## indigo
==> flow/design.v <==
`timescale 1ns/10ps
module CannyEdge(dAddrRegRow, dAddrRegCol, bWE, bCE, InData, OutData,
	OPMode, bOPEnable, dReadReg, dWriteReg,	tclk, rst_b);
	input 	[2:0]				dAddrRegRow, dAddrRegCol;
	input						bWE, bCE;
	input 	[8-1:0] 	InData;
	output	[8-1:0] 	OutData;
	reg		[8-1:0] 	OutData;
	input 	[2:0]				OPMode;
	input 						bOPEnable;
	input 	[3:0]				dReadReg, dWriteReg;
	input						tclk, rst_b;
	reg 	[8-1:0]	regX[0:24];	 
	reg 	[8-1:0]	regY6;		 
	reg 	[8-1:0]	regZ[0:12];	 
	wire	[5:0]			wIdx = dAddrRegRow*3'd5 + dAddrRegCol;	 
	wire	[8-1:0]	gf[0:24];	 
	reg 	[8-1:0]	Out_gf, Out_gradient, Out_direction, Out_bThres;
	parameter		dThresHigh = 15;
	parameter		dThresLow = 10;
	parameter		dWidth = 200;
	parameter		dHeight = 200;
	reg			[14:0]	tpSum;
	reg			[1:0]	IntSignal;
	reg signed [31:0]	Gx, Gy, fGx, fGy;
	reg signed	[1:0]	dx, dy;
	integer	k;
	assign gf[0] =1;  assign gf[1] =3;  assign gf[2] =4;  assign gf[3] =3;  assign gf[4] =1;
	assign gf[5] =3;  assign gf[6] =7;  assign gf[7] =10; assign gf[8] =7;  assign gf[9] =3;
	assign gf[10]=4;  assign gf[11]=10; assign gf[12]=16; assign gf[13]=10; assign gf[14]=4;
	assign gf[15]=3;  assign gf[16]=7;  assign gf[17]=10; assign gf[18]=7;  assign gf[19]=3;
	assign gf[20]=1;  assign gf[21]=3;  assign gf[22]=4;  assign gf[23]=3;  assign gf[24]=1;
	always @(posedge tclk or negedge rst_b)
	begin
		if(!rst_b) begin
			IntSignal <= 2'b00;
		end
		else if(bCE==1'b0 && bWE==1'b0) 
		begin
			if(dWriteReg == 0)
				regX[wIdx] <= InData;
			else if(dWriteReg == 1) begin
				if(wIdx == 6)
					regY6 <= InData;
			end
			else if(dWriteReg == 2) begin
				if(wIdx <= 12)
					regZ[wIdx] <= InData;
			end
		end
		else if(bCE==1'b0 && bWE==1'b1)
		begin
			if(dReadReg == 0)
				OutData <= Out_gf;
			else if(dReadReg == 1)
				OutData <= Out_gradient;
			else if(dReadReg == 2)
				OutData <= Out_direction;
			else if(dReadReg == 3)
				OutData <= Out_gradient;
			else if(dReadReg == 4)
				OutData <= Out_bThres;
			else
				OutData <= OutData;
		end
		else
		begin
			if(bOPEnable==1'b0)
			begin
				if(OPMode == 0)
				begin
					if(IntSignal == 2'b00)	begin
						tpSum <= (gf[0]*regX[0]+gf[1]*regX[1]+gf[2]*regX[2]+gf[3]*regX[3]+gf[4]*regX[4]+gf[5]*regX[5]+gf[6]*regX[6]+gf[7]*regX[7]+gf[8]*regX[8]+gf[9]*regX[9]+gf[10]*regX[10]+gf[11]*regX[11]+gf[12]*regX[12]+gf[13]*regX[13]+gf[14]*regX[14]+gf[15]*regX[15]+gf[16]*regX[16]+gf[17]*regX[17]+gf[18]*regX[18]+gf[19]*regX[19]+gf[20]*regX[20]+gf[21]*regX[21]+gf[22]*regX[22]+gf[23]*regX[23]+gf[24]*regX[24]);
						IntSignal <= 2'b01;
					end
					else if(IntSignal == 2'b01) begin
						Out_gf <= tpSum >> 7;				 
					end
					else begin
						Out_gf <= Out_gf;
						IntSignal <= IntSignal;
					end
				end
				else if(OPMode == 1)
				begin
					if(IntSignal == 2'b00)	begin
						Gx <= -regX[0]-2*regX[5]-regX[10]+regX[2]+2*regX[7]+regX[12];
						Gy <= +regX[0]+2*regX[1]+regX[2]-regX[10]-2*regX[11]-regX[12];
						IntSignal <= 2'b01;
					end
					else if(IntSignal == 2'b01) begin
						if(Gx >= 0 && Gy >= 0)
							Out_gradient <= (Gx+Gy)/8;
						else if(Gx < 0 && Gy >=0)
							Out_gradient <= (-Gx+Gy)/8;
						else if(Gx >= 0 && Gy < 0)
							Out_gradient <= (Gx-Gy)/8;
						else if(Gx < 0 && Gy < 0)
							Out_gradient <= (-Gx-Gy)/8;
						else
							Out_gradient <= Out_gradient;
						IntSignal <= 2'b10;
					end	
					else if(IntSignal == 2'b10) begin
						if(Gy < 0)
						begin
							fGx <= -Gx;
							fGy <= -Gy;
						end
						else
						begin
							fGx <= Gx;
							fGy <= Gy;
						end
						IntSignal <= 2'b11;
					end
					else if(IntSignal == 2'b11) begin
						if(fGx >=0)
						begin
							if(fGy <= fGx>>1)  
								Out_direction <= 0;
							else if(fGy > fGx>>1 && fGy <= fGx*25/10)  
								Out_direction <= 45;
							else if(fGy > fGx*25/10)
								Out_direction <= 90;
							else
								Out_direction <= Out_direction;
						end
						else  
						begin
							if(fGy <= -fGx>>1)
								Out_direction <= 0;
							else if(fGy > -fGx>>1 && fGy <= -fGx*25/10)
								Out_direction <= 135;
							else if(fGy > -fGx*25/10)
								Out_direction <= 90;
							else
								Out_direction <= Out_direction;
						end
						IntSignal <= IntSignal;
					end
				end
				else if(OPMode == 2)
				begin
					if(IntSignal == 2'b00) begin
						if(regY6 == 0) begin
							dx <= 1;
							dy <= 0;
						end
						else if(regY6 == 45) begin
							dx <= -1;
							dy <= 1;
						end
						else if(regY6 == 90) begin
							dx <= 0;
							dy <= 1;
						end
						else if(regY6 == 135) begin
							dx <= 1;
							dy <= 1;
						end
						else begin
							dx <= 0; 
							dy <= 0; 
						end
						IntSignal <= 2'b01;
					end
					else if(IntSignal == 2'b01) begin
						if(regX[6] < regX[6-5*dy-dx] | regX[6] < regX[6+5*dy+dx])
							regX[6] <= 0;
						IntSignal <= IntSignal;
						Out_gradient <= regX[6];
					end
				end
				else if(OPMode == 3)
				begin
					if(IntSignal == 2'b00) begin
						if(regY6 == 0) begin
							dx <= 1;
							dy <= 0;
						end
						else if(regY6 == 45) begin
							dx <= -1;
							dy <= 1;
						end
						else if(regY6 == 90) begin
							dx <= 0;
							dy <= 1;
						end
						else if(regY6 == 135) begin
							dx <= 1;
							dy <= 1;
						end
						else begin
							dx <= 0; 
							dy <= 0; 
						end
						IntSignal <= 2'b01;
					end	
					else if(IntSignal == 2'b01) begin
						if(regX[6] >= dThresHigh)		 
							Out_bThres <= 1;
						else if(regX[6] <= dThresLow)	 
							Out_bThres <= 0;
						else							 
						begin
							if(regX[6-5*dy-dx] >= dThresHigh || regX[6+5*dy+dx] >= dThresHigh)
								Out_bThres <= 1;
							else if(regZ[6-5*dy-dx] == 1 || regZ[6+5*dy+dx] == 1)
								Out_bThres <= 1;
							else
								Out_bThres <= 0;
						end
						IntSignal <= IntSignal;
					end
				end
			end	
			else  
				IntSignal <= 2'b00;
		end  
	end
endmodule
clock: 15.2 ns
lec_check: 0
cap_margin: 20
cell_pad_in_sites_global_placement: 1
core_margin: 2
core_utilization: 40
cts_cluster_size: 100
place_density: 0.66
slew_margin: 20
run.sh (not shown) runs the stock make flow with config.mk's settings and CLKGATE_MAP_FILE=.
indigo finished all stages; layout check result: FAIL, due to negative setup slack.
### indigo -> nickel
Settings: CTS_CLUSTER_SIZE now 74, was 100; PLACE_DENSITY no longer set, was 0.66; TNS_END_PERCENT now 80, previously not set; MAX_ROUTING_LAYER now met4, previously not set; ABC_AREA now 1, previously not set; CORE_UTILIZATION now 66, was 40; CELL_PAD_IN_SITES_GLOBAL_PLACEMENT no longer set, was 1; the clock period (ns, I/O delays scaled along) now 16.7, was 15.2.
## What came out
- [nickel] flow finished | final checks: failed | reasons: negative setup slack
- Layout overhead on the synthesized area, nickel and indigo: lower on nickel
- The final reports for nickel and indigo show sequential share of layout area higher in the former.
Inputs modified between nickel and maple:
Settings: removing ABC_AREA (formerly 1); removing TNS_END_PERCENT (formerly 80); removing CTS_CLUSTER_SIZE (formerly 74); setting SETUP_SLACK_MARGIN to 5.0 for the first time; setting CORE_ASPECT_RATIO to 1.16 for the first time; setting MIN_ROUTING_LAYER to met1 for the first time; changing the clock period (ns, I/O delays scaled along) from 16.7 to 18.3.
--- outcome ---
nickel -> maple: non-clock buffer count increased by more than a quarter
Looking at maple and nickel, the clock insertion delay at the later pin of the skew report is a wash.
maple had finished all stages when the layout checks came back failing, citing negative setup slack.
Number of placement rows (maple vs. nickel) increases by more than 10%
Die area (maple vs. nickel) increases by a few percent
Going from nickel to maple, worst-case setup margin in the final layout went up by 1.61 ns, wire length went up by 9.3%, peak fanout along the critical path went up by 3, hold slack was more or less identical.
maple vs. nickel: maximum frequency ~0 delta; post-synthesis net count dropped about 6.6%.
What lagoon does differently from maple at the input level:
Settings: MIN_ROUTING_LAYER no longer set, was met1; CORE_ASPECT_RATIO no longer set, was 1.16; CTS_CLUSTER_DIAMETER now 57, previously not set; CORE_UTILIZATION now 72, was 66; PLACE_DENSITY now 0.66, previously not set; the clock period (ns, I/O delays scaled along) now 19.5, was 18.3.
==> results <==
For lagoon, the flow was terminated by a tool error in 5_1_grt and produced no final design. From lagoon to maple, post-synthesis cell type count did not move at all. In lagoon the total number of placement rows turned out 14 lower than in maple. Diff maple -> lagoon: yosys stat chip area level; instance area at placement moved down; total instance count after detailed placement moved down; pre-placement core utilization moved up; die area moved down. Port buffer count: lagoon vs maple identical. Comparing lagoon and maple, the higher number of clock buffers inserted by TritonCTS was measured on lagoon. Looking at post-DP HPWL, lagoon sits 6.1% lower than maple does. From maple to lagoon, maximum level of the CTS H-tree did not move at all.
For onyx, these inputs were changed with respect to lagoon:
Settings: clearing MAX_ROUTING_LAYER, which used to be met4; clearing CTS_CLUSTER_DIAMETER, which used to be 57; clearing PLACE_DENSITY, which used to be 0.66; swapping 72 for 66 in CORE_UTILIZATION; clearing SETUP_SLACK_MARGIN, which used to be 5.0; swapping 19.5 for 17.6 in the clock period (ns, I/O delays scaled along).
==> results <==
- onyx: complete, dirty (negative setup slack)
- Going from lagoon to onyx, and-or/or-and share of the synthesized area held, core footprint moved up, row count +5, instance area at placement has increased, maximum buffer depth of the clock tree about even.
- Vertical die dimension was lower in the run labelled lagoon.
- The run showing the greater share of the core filled by cells before placement is lagoon.
- NOTE die size lagoon->onyx increased by a little under 10%
Input-level comparison between tundra and onyx:
Settings: CORE_UTILIZATION changed from 66 to 40; the clock period (ns, I/O delays scaled along) changed from 17.6 to 23.6.
==> comparison <==
- tundra: PASS, flow complete, no timing, DRC or antenna violations
- Between onyx and tundra, the clock latency on the worst-skew pair figures differ only marginally.
- Diff onyx -> tundra: area of the placeable core rose 65%, die outline area rose 64%.
- Compared with onyx, in tundra final worst-path setup slack has increased, first-iteration DRC count fell 55%.
- tundra improves on onyx in routed wire length.

* * *

// CannyEdge: RTL as listed in full above, without the edits since
export LEC_CHECK = 0
export ABC_AREA = 1
export CAP_MARGIN = 20
export CORE_MARGIN = 2
export CORE_UTILIZATION = 70
export SLEW_MARGIN = 20
create_clock -name core_clock -period 16.5 [get_ports {tclk}]
The baseline did not get past global routing, error GRT-0232.
Edit:
Settings changed: CORE_UTILIZATION 70 to 72, PLACE_DENSITY from default to 0.42.
Clock period 16.5 ns to 20.8 ns, I/O delays scaled along.
The changed run completed without violations. Synthesized area stays the same. Die size shrinks by about 2.7%. Synthesized cell count does not change.
Edit:
Settings changed: CTS_CLUSTER_DIAMETER from default to 200, SETUP_SLACK_MARGIN from default to 0.08.
Clock period 20.8 ns to 12.1 ns, I/O delays scaled along.
Effect: The new run died in global routing on GRT-0116; synthesized cell count stays the same; die size is unchanged; area after synthesis is unchanged.
Edit:
Settings changed: ABC_AREA 1 to default, CORE_UTILIZATION 72 to 71, CTS_CLUSTER_DIAMETER 200 to 57, PLACE_DENSITY 0.42 to default, SETUP_SLACK_MARGIN 0.08 to 5.0.
Clock period 12.1 ns to 19.5 ns, I/O delays scaled along.
=>
- This time the run produced a clean layout
- die area climbs by a few percent
- area after synthesis goes up by a few percent
- synthesized cell count fell by a little under a tenth
Edit:
Settings changed: ABC_AREA from default to 1, CORE_UTILIZATION 71 to 72, CTS_CLUSTER_DIAMETER 57 to 361, PLACE_DENSITY from default to 0.42, SETUP_SLACK_MARGIN 5.0 to default.
Clock period 19.5 ns to 20.4 ns, I/O delays scaled along.
What happened:
- With this change the flow finished with setup timing left
- cell count rose by 4.6%
- clock skew went up by 0.015 ns
- first-iteration DRC count shrinks by 15%
- core utilization fell by 2.1 points
- cell area drops by 8.1%
- routed wire length went down by 7.4%

* * *

build 83:
RTL: the design.v shown in full above, as it stands there.
Settings: LEC_CHECK=0, ABC_AREA=1, CAP_MARGIN=20, CORE_MARGIN=2, CORE_UTILIZATION=72, CTS_CLUSTER_SIZE=10, PLACE_DENSITY_LB_ADDON=0.01, SETUP_SLACK_MARGIN=-0.28, SLEW_MARGIN=20; clock period 14.3 ns.
Build 83 | ERROR | global routing (5_1_grt)
[inputs] build 40 vs build 83
Settings: an added PLACE_DENSITY of 0.42; a deleted PLACE_DENSITY_LB_ADDON that had been 0.01; an added CTS_CLUSTER_DIAMETER of 200; a change of CTS_CLUSTER_SIZE from 10 to 34; a change of SETUP_SLACK_MARGIN from -0.28 to 3.46; a change of the clock period (ns, I/O delays scaled along) from 14.3 to 12.1.
Notes after the runs:
For build 40, the flow was terminated by a tool error in global routing (5_1_grt) and produced no final design. Of build 83 and build 40, build 40 shows the higher setup fix buffers added after clock tree synthesis, with build 83 below it. Going from build 83 to build 40, unique cell type count in the Yosys netlist held steady, number of clock buffers inserted by TritonCTS down 38. | cell count after placement | build 83 vs build 40 | ≈ equal |. As far as area after synthesis goes, build 83 and build 40 are indistinguishable; the numbers are identical. Delta (build 40 minus build 83): async set or reset register ratio after synthesis essentially unchanged; weighted congestion at the end of routability-driven global placement shows an increase of 0.73%.
What build 88 does differently from build 40 at the input level:
Settings: SETUP_SLACK_MARGIN: 3.46 -> 3.36; CTS_CLUSTER_DIAMETER: 200 -> unset; PLACE_DENSITY: 0.42 -> unset; CTS_CLUSTER_SIZE: 34 -> unset; CORE_UTILIZATION: 72 -> 40; ABC_AREA: 1 -> unset; the clock period (ns, I/O delays scaled along): 12.1 -> 23.6.
[summary]
- Having completed the whole flow, build 88 delivered a layout that passed the timing, DRC and antenna checks.
- Build 88 ends up with a routability congestion estimate that is about 14% lower than in build 40.
- | die height | lower: build 40 |
- Between build 40 and build 88, final HPWL from detailed placement increased.
- In build 88 relative to build 40, number of library cell types mapped by synthesis had gone up by more than half.
Input changes introduced in build 80 (baseline for comparison: build 88):
Settings: changing SETUP_SLACK_MARGIN from 3.36 to 1.32; setting CTS_CLUSTER_DIAMETER to 200 for the first time; changing CORE_UTILIZATION from 40 to 72; changing the clock period (ns, I/O delays scaled along) from 23.6 to 12.1.
Findings:
Build 80 did not make it past global routing (5_1_grt), where a tool error ended it.
Area of the die improves in build 80 relative to build 88.
Going from build 88 to build 80, die span in y went down; number of buffers inserted during clock tree synthesis now sits lower.
The following lists how build 43 was set up differently from build 80:
Settings: SETUP_SLACK_MARGIN removed (was 1.32); CTS_CLUSTER_DIAMETER removed (was 200); CORE_UTILIZATION changed from 72 to 40; the clock period (ns, I/O delays scaled along) changed from 12.1 to 30.0.
Notes after the runs:
- Placeable core area in build 43 is 81% higher than in build 80
- Build 43 ran to completion and came out clean on the timing, DRC and antenna checks.
- Build 80 → build 43: last weighted congestion value of the routability-driven placer lower; post-synthesis async set-or-reset flop share ~0 delta; worst setup slack before clock tree synthesis increased 13910 ps.
- Sort build 80 and build 43 by placed cell count, descending, and build 80 comes first.
- Comparing build 80 and build 43, the higher post-placement cell area is on build 80.
- Build 43 vs build 80: initial standard-cell utilization of the core down
